build 46:
## conv
module conv (
input [4:0] stride,
input  conv_enable, 
output reg [18:0] address1 , address2, write_address,
output reg end_reach, full_conv_end, dot_sum_end,
input clk,
input reset,
input [9:0] w1 ,h1,w2,h2,
output reg [9:0] width, height
  );
reg [9:0] H1_index_outer , V1_index_outer ;
reg [5:0]	v1_index_inner , h1_index_inner ;
reg dot_sum_start ;
always @ (posedge clk) begin	 
		if (reset) begin
			H1_index_outer = 0;
			V1_index_outer = 0;
			v1_index_inner = 0;
			h1_index_inner = 0;
			address1 = 0;
			address2 = 0;
			write_address = 0;
			end_reach = 0;
			dot_sum_end = 0;
			dot_sum_start = 1;
			full_conv_end = 0;
			width = 0;
			height = 0;
		end
		else if (conv_enable) begin
				if (dot_sum_start) begin
						v1_index_inner = 0;
						h1_index_inner = 0;
						dot_sum_start = 0;
						dot_sum_end =0;
				end	
				if (!full_conv_end) begin
					address1 = address1 + 2'b01;
					h1_index_inner = h1_index_inner + 2'b01 ;
					if (h1_index_inner == w2) begin			 
						v1_index_inner = v1_index_inner + 1;
						h1_index_inner = 6'b0;								
						address1 = (v1_index_inner + V1_index_outer )* w1 + H1_index_outer;
					end	
					if (v1_index_inner == h2) begin			 
						H1_index_outer = H1_index_outer + stride;
						address1 = V1_index_outer * w1 + H1_index_outer ;
						dot_sum_start = 1;
						dot_sum_end =1;
  ...
Size: about 2,900 cells after synthesis, roughly 110 flip-flops, roughly 130 I/O pins.
export LEC_CHECK = 0
export CAP_MARGIN = 0
export CELL_PAD_IN_SITES_GLOBAL_PLACEMENT = 0
export CORE_ASPECT_RATIO = 0.99
export CORE_MARGIN = 2
export CORE_UTILIZATION = 72
export CTS_CLUSTER_DIAMETER = 192
export CTS_CLUSTER_SIZE = 59
export MAX_ROUTING_LAYER = met4
export PLACE_DENSITY = 0.65
export SLEW_MARGIN = 20
create_clock -name core_clock -period 9.32 [get_ports {clk}]
run.sh (not shown) runs the stock make flow with config.mk's settings and CLKGATE_MAP_FILE=.
The flow for build 46 finished, though final verification flagged setup timing.
#### Input delta (build 86 over build 46)
- removing CTS_CLUSTER_SIZE (formerly 59)
- removing CTS_CLUSTER_DIAMETER (formerly 192)
- removing CELL_PAD_IN_SITES_GLOBAL_PLACEMENT (formerly 0)
- changing CAP_MARGIN from 0 to 20
- removing PLACE_DENSITY (formerly 0.65)
- changing CORE_UTILIZATION from 72 to 40
- removing MAX_ROUTING_LAYER (formerly met4)
- removing CORE_ASPECT_RATIO (formerly 0.99)
- changing the clock period (ns, I/O delays scaled along) from 9.32 to 11.0
[summary]
- Build 86 | stages: all done | timing, DRC, antenna: all pass
- Going from build 46 to build 86, insertion delay to the later sink of the worst-skew pair higher, number of cell rows increased about 36%.
- Density: build 86 sparser than build 46
The following lists how build 26 was set up differently from build 86:
- putting CTS_CLUSTER_SIZE at 98 where nothing was set
- putting CORE_ASPECT_RATIO at 0.5 where nothing was set
- putting CTS_CLUSTER_DIAMETER at 388 where nothing was set
==> comparison <==
Going from build 86 to build 26, detail-routed via count per cell shrank slightly.
Of build 86 and build 26, the higher fmax belongs to build 86.
Height of the chip ends up lower on build 26.
~same relative contribution of combinational cells to total power in build 86 and build 26
> inputs changed (build 26 -> build 57)
- HOLD_SLACK_MARGIN newly set to 0.07
- CTS_CLUSTER_SIZE removed (was 98)
- CTS_CLUSTER_DIAMETER removed (was 388)
- CORE_ASPECT_RATIO removed (was 0.5)
- PLACE_DENSITY newly set to 0.93
### Flow results
- Build 57 vs build 26, largest vdd supply drop went down by about 11%.
- Against build 26, build 57 reports a power per unit of standard cell area that is lower.
- Compared with build 26, build 57 shows floorplan core area higher by about 1%.
- Build 57: switching fraction of total power lower than build 26
- Compared with build 26, build 57 improves aggregate routed wire length.
- STATUS total power consumption of the routed design: build 57 wins against build 26
- Against build 26, number of vias per cell after detailed routing in build 57 rose by a few percent.
- Compared build 26 against build 57; achievable frequency within noise.

---

Setup of lane 1:
Starting RTL as in the previous note.
clock: 7.38 ns
lec_check: 0
cap_margin: 20
cell_pad_in_sites_detail_placement: 1
cell_pad_in_sites_global_placement: 1
core_aspect_ratio: 0.73
core_margin: 4
core_utilization: 52
cts_cluster_diameter: 361
cts_cluster_size: 21
gpl_routability_driven: 1
gpl_timing_driven: 1
hold_slack_margin: -0.1
place_density: 0.52
slew_margin: 20
tns_end_percent: 85
Lane 1: it failed with a tool error in 4_1_cts, so there are no final results.
--- input diff lane 1..lane 2 ---
Settings: CORE_ASPECT_RATIO no longer set, was 0.73; CORE_MARGIN now 2, was 4; TNS_END_PERCENT no longer set, was 85; PLACE_DENSITY no longer set, was 0.52; GPL_ROUTABILITY_DRIVEN no longer set, was 1; CTS_CLUSTER_DIAMETER no longer set, was 361; CTS_CLUSTER_SIZE no longer set, was 21; GPL_TIMING_DRIVEN no longer set, was 1; HOLD_SLACK_MARGIN no longer set, was -0.1; CELL_PAD_IN_SITES_DETAIL_PLACEMENT no longer set, was 1; CELL_PAD_IN_SITES_GLOBAL_PLACEMENT no longer set, was 1; the clock period (ns, I/O delays scaled along) now 10.6, was 7.38.
Findings:
Lane 2 vs lane 1 — floorplan-stage core utilization rose 0.32 points.
Lane 2 against lane 1: area of placed instances fell by about 12%; count of placed standard cells including taps fell by 469; average instance area after synthesis stayed essentially flat.
Comparing lane 2 and lane 1, the lower area of the die was measured on lane 2.
Lane 2 gives more floorplan row count than lane 1 did.
Lane 2 closes out successfully: all stages finished, all timing, DRC and antenna checks passed.
Comparing the two runs side by side, lane 2 comes out ahead of lane 1 on placeable core area.
Arithmetic-cell share of the synthesized area counting full adders, half adders and majority gates delta (lane 1 -> lane 2): insignificant
The higher post-placement setup slack came out of lane 2.
HPWL reported at the end of detailed placement shrinks by more than a quarter when moving from lane 1 to lane 2.

---

Starting RTL as in the previous note.
==> flow/config.mk <==
export PLATFORM = sky130hd
export DESIGN_NAME = conv
export DESIGN_NICKNAME = conv
export VERILOG_FILES = /design/flow/design.v
export SDC_FILE = /design/flow/constraint.sdc
export NUM_CORES = 4
export LEC_CHECK = 0
export CAP_MARGIN = 20
export CORE_ASPECT_RATIO = 0.5
export CORE_MARGIN = 2
export CORE_UTILIZATION = 72
export CTS_CLUSTER_DIAMETER = 142
export CTS_CLUSTER_SIZE = 38
export PLACE_DENSITY_LB_ADDON = 0.01
export SETUP_SLACK_MARGIN = 2.49
export SLEW_MARGIN = 20
export TNS_END_PERCENT = 5
==> flow/constraint.sdc <==
create_clock -name core_clock -period 8.67 [get_ports {clk}]
set_input_delay 1.7340 -clock core_clock [delete_from_list [all_inputs] [get_ports {clk}]]
set_output_delay 1.7340 -clock core_clock [all_outputs]
set_load 0.01 [all_outputs]
The starting point stopped in 5_1_grt with GRT-0232.
Edit:
- CORE_ASPECT_RATIO: 0.5 -> default
- TNS_END_PERCENT: 5 -> default
Effect: The changed run ended with an error in 5_1_grt, error GRT-0232; area after synthesis is unchanged; synthesized cell count does not change; die size stays flat.
Edit:
- CORE_UTILIZATION: 72 -> 58
- CTS_CLUSTER_DIAMETER: 142 -> default
- CTS_CLUSTER_SIZE: 38 -> default
- PLACE_DENSITY_LB_ADDON: 0.01 -> default
- SETUP_SLACK_MARGIN: 2.49 -> default
- clock period: 8.67 -> 8.5 ns (I/O delays scaled with it)
=> The changed run reached the layout checks and failed them: negative setup slack; synthesized cell count is unchanged; die size goes up by 24%; area after synthesis stays the same.
Edit:
- clock period: 8.5 -> 8.79 ns (I/O delays scaled with it)
The changed run completed, yet does not pass: negative setup slack.
Sequential power went down by 3.7%.
Power shrinks by 4.0%.
Worst setup slack is better by 0.45 ns.

---

## fjord
The RTL this note starts from:
==> flow/design.v <==
`timescale 1ns / 1ps
module conv (
input [4:0] stride,
input  conv_enable, 
output reg [18:0] address1 , address2, write_address,
output reg end_reach, full_conv_end, dot_sum_end,
input clk,
input reset,
input [9:0] w1 ,h1,w2,h2,
output reg [9:0] width, height
  );
reg [9:0] H1_index_outer , V1_index_outer ;
reg [5:0]	v1_index_inner , h1_index_inner ;
reg dot_sum_start ;
always @ (posedge clk) begin	 
		if (reset) begin
			H1_index_outer = 0;
			V1_index_outer = 0;
			v1_index_inner = 0;
			h1_index_inner = 0;
			address1 = 0;
			address2 = 0;
			write_address = 0;
			end_reach = 0;
			dot_sum_end = 0;
			dot_sum_start = 1;
			full_conv_end = 0;
			width = 0;
			height = 0;
		end
		else if (conv_enable) begin
				if (dot_sum_start) begin
						v1_index_inner = 0;
						h1_index_inner = 0;
						dot_sum_start = 0;
						dot_sum_end =0;
				end	
				if (!full_conv_end) begin
					address1 = address1 + 2'b01;
					h1_index_inner = h1_index_inner + 2'b01 ;
					if (h1_index_inner == w2) begin			 
						v1_index_inner = v1_index_inner + 1;
						h1_index_inner = 6'b0;								
						address1 = (v1_index_inner + V1_index_outer )* w1 + H1_index_outer;
					end	
					if (v1_index_inner == h2) begin			 
						H1_index_outer = H1_index_outer + stride;
						address1 = V1_index_outer * w1 + H1_index_outer ;
						dot_sum_start = 1;
						dot_sum_end =1;
						v1_index_inner = 6'b0;
					end
					if ((H1_index_outer + w2) > w1	) begin		 
						width = H1_index_outer;
						dot_sum_start = 1;
						V1_index_outer = V1_index_outer + stride;
						H1_index_outer = 10'b0000000000;
						address1 = V1_index_outer * w1;
					end
					if (address1 == h1*w1 ) 		full_conv_end = 1;		 
					if ((address1 + 1) == h1*w1 ) 		height = V1_index_outer + 1;
					address2 = v1_index_inner*w2 + h1_index_inner;
					if (dot_sum_start)	write_address	= write_address + 1;
				end
		end
    end
endmodule 
==> flow/config.mk <==
export PLATFORM = sky130hd
export DESIGN_NAME = conv
export DESIGN_NICKNAME = conv
export VERILOG_FILES = /design/flow/design.v
export SDC_FILE = /design/flow/constraint.sdc
export NUM_CORES = 4
export LEC_CHECK = 0
export ABC_AREA = 1
export CAP_MARGIN = 40
export CORE_MARGIN = 2
export CORE_UTILIZATION = 72
export CTS_CLUSTER_DIAMETER = 211
export CTS_CLUSTER_SIZE = 100
export SETUP_SLACK_MARGIN = -0.29
export SLEW_MARGIN = 20
==> flow/constraint.sdc <==
create_clock -name core_clock -period 8.4 [get_ports {clk}]
set_input_delay 1.6800 -clock core_clock [delete_from_list [all_inputs] [get_ports {clk}]]
set_output_delay 1.6800 -clock core_clock [all_outputs]
set_load 0.01 [all_outputs]
Completing all stages was not enough for fjord: its layout failed the final checks because of setup timing.
Inputs modified between fjord and onyx:
- CTS_CLUSTER_SIZE removed (was 100)
- SETUP_SLACK_MARGIN removed (was -0.29)
- CORE_UTILIZATION changed from 72 to 11
- CTS_CLUSTER_DIAMETER removed (was 211)
- CAP_MARGIN changed from 40 to 20
- ABC_AREA removed (was 1)
- the clock period (ns, I/O delays scaled along) changed from 8.4 to 13.7
Results
onyx: full flow OK, the timing, design-rule and antenna checks passed
onyx vs fjord on worst setup slack: onyx is the higher one.
Higher fraction of standard cell area that is sequential goes to onyx over fjord.
Initial antenna violation count: onyx higher than fjord
Inputs modified between onyx and nickel:
- CORE_UTILIZATION now 65, was 11
- MAX_ROUTING_LAYER now met4, previously not set
- the clock period (ns, I/O delays scaled along) now 8.8, was 13.7
Results
- nickel: flow complete, layout not clean; failing: setup timing
- Across both runs, clock network fraction of total power was lower for nickel than for onyx.
- Compared with onyx, nickel shows largest incremental delay on the critical path lower by 150 ps.
- Worst hold slack: onyx vs nickel, no meaningful difference
- From onyx to nickel the numbers moved as follows: violation tally from detailed-route iteration zero went up 562, aggregate routed wire length shrank by about 4.6%, critical path depth increased 11%.
- The part of the total power dissipated in combinational logic reported for nickel is greater than that of onyx by 6.0 points.
Relative to nickel, the following input files were edited for harbor:
- changing CORE_UTILIZATION from 65 to 72
- setting PLACE_DENSITY_LB_ADDON to 0.19 for the first time
- removing MAX_ROUTING_LAYER (formerly met4)
- changing the clock period (ns, I/O delays scaled along) from 8.8 to 9.6
Results
Sort nickel and harbor by global-route usage, ascending, and harbor comes first.
Between nickel and harbor, the difference in hold buffer count at CTS is negligible.
harbor: all stages complete, timing, DRC and antenna checks passed
Lower sequential fraction of total cell area was reported by nickel, not harbor.
Going from nickel to harbor, the die area was shrunk.
The worst hold slack on nickel is in line with that on harbor.
Min flop-to-flop setup slack across nickel and harbor: nickel
harbor: global placement routability congestion is 2.5% lower than what nickel reported.
No activity file was given, so power comes from the tool's default toggle rates.
